==> harbor: inputs <==
Design array_mult_top, start of the top module:
module array_mult_top (
    input             clk,
    input      [15:0] a,
    input      [15:0] b,
    output reg [31:0] p
);
    reg  [15:0] a_q, b_q;
    wire [31:0] prod;
    array_multiplier u_mult (
        .in_A(a_q),
        .in_B(b_q),
        .prod_out(prod)
    );
    always @(posedge clk) begin
        a_q <= a;
        b_q <= b;
        p   <= prod;
    end
endmodule
Settings: LEC_CHECK=0, ABC_AREA=1, CAP_MARGIN=20, CORE_ASPECT_RATIO=0.5, CORE_MARGIN=2, CORE_UTILIZATION=53, CTS_CLUSTER_DIAMETER=156, CTS_CLUSTER_SIZE=100, GPL_TIMING_DRIVEN=1, PLACE_DENSITY=0.6, SLEW_MARGIN=20, TNS_END_PERCENT=20; clock period 20.0 ns.
run.sh (not shown) runs the stock make flow with config.mk's settings and CLKGATE_MAP_FILE=.
==> inputs of indigo, as changes to harbor <==
==> flow/config.mk (replaced) <==
export PLATFORM = sky130hd
export DESIGN_NAME = array_mult_top
export DESIGN_NICKNAME = array_mult_top
export VERILOG_FILES = /design/flow/design.v
export SDC_FILE = /design/flow/constraint.sdc
export NUM_CORES = 4
export LEC_CHECK = 0
export ABC_AREA = 1
export CAP_MARGIN = 35
export CELL_PAD_IN_SITES_DETAIL_PLACEMENT = 2
export CELL_PAD_IN_SITES_GLOBAL_PLACEMENT = 3
export CORE_MARGIN = 9
export CORE_UTILIZATION = 15
export CTS_CLUSTER_SIZE = 98
export MAX_ROUTING_LAYER = met4
export PLACE_DENSITY = 0.56
export SETUP_SLACK_MARGIN = 0.73
export SLEW_MARGIN = 10
==> inputs of raven, as changes to harbor <==
==> flow/config.mk (replaced) <==
export PLATFORM = sky130hd
export DESIGN_NAME = array_mult_top
export DESIGN_NICKNAME = array_mult_top
export VERILOG_FILES = /design/flow/design.v
export SDC_FILE = /design/flow/constraint.sdc
export NUM_CORES = 4
export LEC_CHECK = 0
export CAP_MARGIN = 20
export CELL_PAD_IN_SITES_DETAIL_PLACEMENT = 2
export CELL_PAD_IN_SITES_GLOBAL_PLACEMENT = 1
export CORE_MARGIN = 2
export CORE_UTILIZATION = 40
export CTS_CLUSTER_SIZE = 98
export MAX_ROUTING_LAYER = met4
export PLACE_DENSITY = 0.56
export SETUP_SLACK_MARGIN = 0.73
export SLEW_MARGIN = 40
==> results <==
|  | raven | indigo | harbor |
|---|---|---|---|
| Status | no timing/DRC/antenna violations | no timing/DRC/antenna violations | no timing/DRC/antenna violations |
| Arrival time worst endpoint | 19.48 ns | 19.22 ns | 19.76 ns |
| Detailed route wirelength on metal2 | 8.606 mm | 10.70 mm | 5.585 mm |
| Instance count of the mapped netlist | 680 | 936 | 936 |
| Worst hold endpoint | p[0] | p[0] | p[1] |
| Worst hold-check slack | 0.5226 ns | 0.4963 ns | 0.5807 ns |
| Total nets after synthesis | 953 | 1,209 | 1,209 |
| Most frequently used cell type in the post-synthesis netlist | sky130_fd_sc_hd__fa_1 | sky130_fd_sc_hd__inv_1 | sky130_fd_sc_hd__inv_1 |
| Routed length on met1 | 5.769 mm | 7.637 mm | 7.076 mm |
| Post-cts gate resize count | 111 | 133 | 4 |
| Fin util | 47.98% | 18.19% | 58.88% |
| Flip-flop and latch share of the layout cell area | 13.41% | 12.23% | 13.38% |
| Layout Cells excl Fill | 1,007 | 1,732 | 1,187 |
| Vertical die size | 146.8 um | 260.4 um | 95.17 um |
| Floorplan core density | 40.55% | 15.21% | 54.02% |
| NonClk Buf Share | 7.380% | 7.185% | 7.453% |
| Critical Path Stages | 51 | 56 | 52 |
| Non-CTS buffers | 73 | 79 | 73 |
| Critical register-to-register path startpoint | b_q[0] | b_q[0] | b_q[1] |
| M3 GR Usage | 3.230% | 1.710% | 4.122% |


==> amber: inputs <==
==> flow/design.v <==
`timescale 1ns/1ps
module array_mult_top (
    input             clk,
    input      [15:0] a,
    input      [15:0] b,
    output reg [31:0] p
);
    reg  [15:0] a_q, b_q;
    wire [31:0] prod;
    array_multiplier u_mult (
        .in_A(a_q),
        .in_B(b_q),
        .prod_out(prod)
    );
    always @(posedge clk) begin
        a_q <= a;
        b_q <= b;
        p   <= prod;
    end
endmodule

`timescale 1ns/1ps
module array_multiplier (
    input  [15:0] in_A,
    input  [15:0] in_B,
    output [31:0] prod_out
);
    wire [15:0] pp [15:0];   
    genvar i, j;
    generate
        for (i = 0; i < 16; i = i + 1) begin : GEN_PP_ROW
            for (j = 0; j < 16; j = j + 1) begin : GEN_PP_COL
                assign pp[i][j] = in_A[j] & in_B[i];
            end
        end
    endgenerate
    wire [31:0] row_sum [15:0];
    wire [31:0] row_carry [15:0];
    assign row_sum[0]   = {16'b0, pp[0]};
    assign row_carry[0] = 32'b0;
    genvar r;
    generate
        for (r = 1; r < 16; r = r + 1) begin : ADDER_ROWS
            wire [31:0] shifted_pp = { {16 - r{1'b0}}, pp[r], {r{1'b0}} };
            adder32 ADD_STAGE (
                .in_a(row_sum[r-1]),
                .in_b(shifted_pp),
                .cin(1'b0),
                .sum(row_sum[r]),
                .cout(row_carry[r])
            );
        end
    endgenerate
    assign prod_out = row_sum[15];
endmodule
module adder32 (
    input  [31:0] in_a,
    input  [31:0] in_b,
    input         cin,
    output [31:0] sum,
    output        cout
);
    wire [31:0] carry;
    genvar k;
    full_adder FA0 (.a(in_a[0]), .b(in_b[0]), .cin(cin), .sum(sum[0]), .cout(carry[0]));
    generate
        for (k = 1; k < 32; k = k + 1) begin : FA_CHAIN
            full_adder FAi (.a(in_a[k]), .b(in_b[k]), .cin(carry[k-1]), .sum(sum[k]), .cout(carry[k]));
        end
    endgenerate
    assign cout = carry[31];
endmodule
module full_adder (
    input  a,
    input  b,
    input  cin,
    output sum,
    output cout
);
    assign sum  = a ^ b ^ cin;
    assign cout = (a & b) | (b & cin) | (a & cin);
endmodule
==> flow/run.sh <==
#!/bin/bash
# the make line also repeats each setting of config.mk as NAME=value (left out here)
make -C /OpenROAD-flow-scripts/flow DESIGN_CONFIG=/design/flow/config.mk WORK_HOME=/design/flow/orfs CLKGATE_MAP_FILE= finish
==> flow/config.mk <==
export PLATFORM = sky130hd
export DESIGN_NAME = array_mult_top
export DESIGN_NICKNAME = array_mult_top
export VERILOG_FILES = /design/flow/design.v
export SDC_FILE = /design/flow/constraint.sdc
export NUM_CORES = 4
export LEC_CHECK = 0
export CAP_MARGIN = 20
export CORE_MARGIN = 9
export CORE_UTILIZATION = 17
export CTS_CLUSTER_DIAMETER = 96
export CTS_CLUSTER_SIZE = 40
export GPL_ROUTABILITY_DRIVEN = 1
export GPL_TIMING_DRIVEN = 0
export MIN_ROUTING_LAYER = met2
export PLACE_DENSITY = 0.91
export SETUP_SLACK_MARGIN = 1.22
export SLEW_MARGIN = 15
export TNS_END_PERCENT = 25
==> flow/constraint.sdc <==
create_clock -name core_clock -period 12.0 [get_ports {clk}]
set_input_delay 2.4000 -clock core_clock [delete_from_list [all_inputs] [get_ports {clk}]]
set_output_delay 2.4000 -clock core_clock [all_outputs]
set_load 0.01 [all_outputs]
==> yarrow (differences from amber) <==
ABC_AREA = 1   (was default)
CORE_MARGIN = 2   (was 9)
CORE_UTILIZATION = 72   (was 17)
CTS_CLUSTER_DIAMETER = default   (was 96)
CTS_CLUSTER_SIZE = default   (was 40)
GPL_ROUTABILITY_DRIVEN = default   (was 1)
GPL_TIMING_DRIVEN = default   (was 0)
MIN_ROUTING_LAYER = default   (was met2)
PLACE_DENSITY = default   (was 0.91)
PLACE_DENSITY_LB_ADDON = 0.06   (was default)
SETUP_SLACK_MARGIN = 4.87   (was 1.22)
SLEW_MARGIN = 20   (was 15)
TNS_END_PERCENT = 5   (was 25)
==> flow/constraint.sdc (replaced) <==
create_clock -name core_clock -period 16.8 [get_ports {clk}]
set_input_delay 3.3600 -clock core_clock [delete_from_list [all_inputs] [get_ports {clk}]]
set_output_delay 3.3600 -clock core_clock [all_outputs]
set_load 0.01 [all_outputs]
==> cedar (differences from amber) <==
CELL_PAD_IN_SITES_DETAIL_PLACEMENT = 2   (was default)
CORE_ASPECT_RATIO = 1.92   (was default)
CORE_MARGIN = 2   (was 9)
CORE_UTILIZATION = 40   (was 17)
CTS_CLUSTER_DIAMETER = default   (was 96)
CTS_CLUSTER_SIZE = default   (was 40)
GPL_ROUTABILITY_DRIVEN = default   (was 1)
GPL_TIMING_DRIVEN = default   (was 0)
MIN_ROUTING_LAYER = default   (was met2)
PLACE_DENSITY = default   (was 0.91)
SETUP_SLACK_MARGIN = default   (was 1.22)
SLEW_MARGIN = 20   (was 15)
TNS_END_PERCENT = default   (was 25)
==> flow/constraint.sdc (replaced) <==
create_clock -name core_clock -period 20.0 [get_ports {clk}]
set_input_delay 4.0000 -clock core_clock [delete_from_list [all_inputs] [get_ports {clk}]]
set_output_delay 4.0000 -clock core_clock [all_outputs]
set_load 0.01 [all_outputs]
==> sierra (differences from amber) <==
CORE_MARGIN = 2   (was 9)
CORE_UTILIZATION = 72   (was 17)
CTS_CLUSTER_DIAMETER = default   (was 96)
CTS_CLUSTER_SIZE = default   (was 40)
GPL_ROUTABILITY_DRIVEN = default   (was 1)
GPL_TIMING_DRIVEN = default   (was 0)
MIN_ROUTING_LAYER = default   (was met2)
PLACE_DENSITY = default   (was 0.91)
PLACE_DENSITY_LB_ADDON = 0.06   (was default)
SETUP_SLACK_MARGIN = 2.75   (was 1.22)
SLEW_MARGIN = 20   (was 15)
TNS_END_PERCENT = 5   (was 25)
==> flow/constraint.sdc (replaced) <==
create_clock -name core_clock -period 19.7 [get_ports {clk}]
set_input_delay 3.9400 -clock core_clock [delete_from_list [all_inputs] [get_ports {clk}]]
set_output_delay 3.9400 -clock core_clock [all_outputs]
set_load 0.01 [all_outputs]
==> notes <==
Global-route usage, highest first: sierra, yarrow, cedar, amber.
The lowest final area belongs to sierra, the highest to amber.
amber finished with negative setup slack left. yarrow finished but fails on negative setup slack. sierra finished with timing, DRC and antenna clean. cedar finished with timing, DRC and antenna clean.
Via count: amber > yarrow > cedar > sierra.
Of yarrow and sierra, yarrow has the higher non-clock buffer count (gap 9).
Flip-flop count is the same in amber and yarrow.
The lowest critical path depth belongs to cedar, the highest to amber.
The lowest wire length belongs to yarrow, the highest to cedar.
==> figures <==
Run status: sierra finished clean; yarrow failed layout checks; amber failed layout checks; cedar finished clean
Violated checks: sierra -; yarrow negative setup slack; amber negative setup slack; cedar -
Maximum number of pins on one net before global-route repair: sierra 17; yarrow 17; amber 13; cedar 17
Final Non-Filler Cells: sierra 879; yarrow 1,119; amber 1,374; cedar 994
Maximum single-stage delay on the critical path: sierra 0.60 ns; yarrow 0.60 ns; amber 0.61 ns; cedar 0.60 ns
Total detailed-routing wirelength: sierra 15.3 mm; yarrow 14.9 mm; amber 20.9 mm; cedar 22.3 mm
Number of well-tap cells placed: sierra 140; yarrow 147; amber 607; cedar 259
Period utilization: sierra 0.981; yarrow 1.14; amber 1.62; cedar 0.986
Critical path depth in cells: sierra 51; yarrow 50; amber 52; cedar 49
CTS clock-pin slew for the worst setup and hold paths: sierra 0.05 ns; yarrow 0.06 ns; amber 0.07 ns; cedar 0.06 ns
Layout overhead on the synthesized area: sierra 15.4%; yarrow 11.5%; amber 27.7%; cedar 16.9%
Reg2Reg Setup Slack: sierra 0.38 ns; yarrow -2.43 ns; amber -7.50 ns; cedar 0.29 ns
Post-Synth Simple-Gate Area: sierra 0.189; yarrow 0.109; amber 0.189; cedar 0.189
Most popular library cell in the synthesized design by count: sierra sky130_fd_sc_hd__fa_1; yarrow sky130_fd_sc_hd__inv_1; amber sky130_fd_sc_hd__fa_1; cedar sky130_fd_sc_hd__fa_1
Fill cells: sierra 520; yarrow 695; amber 4,773; cedar 1,964
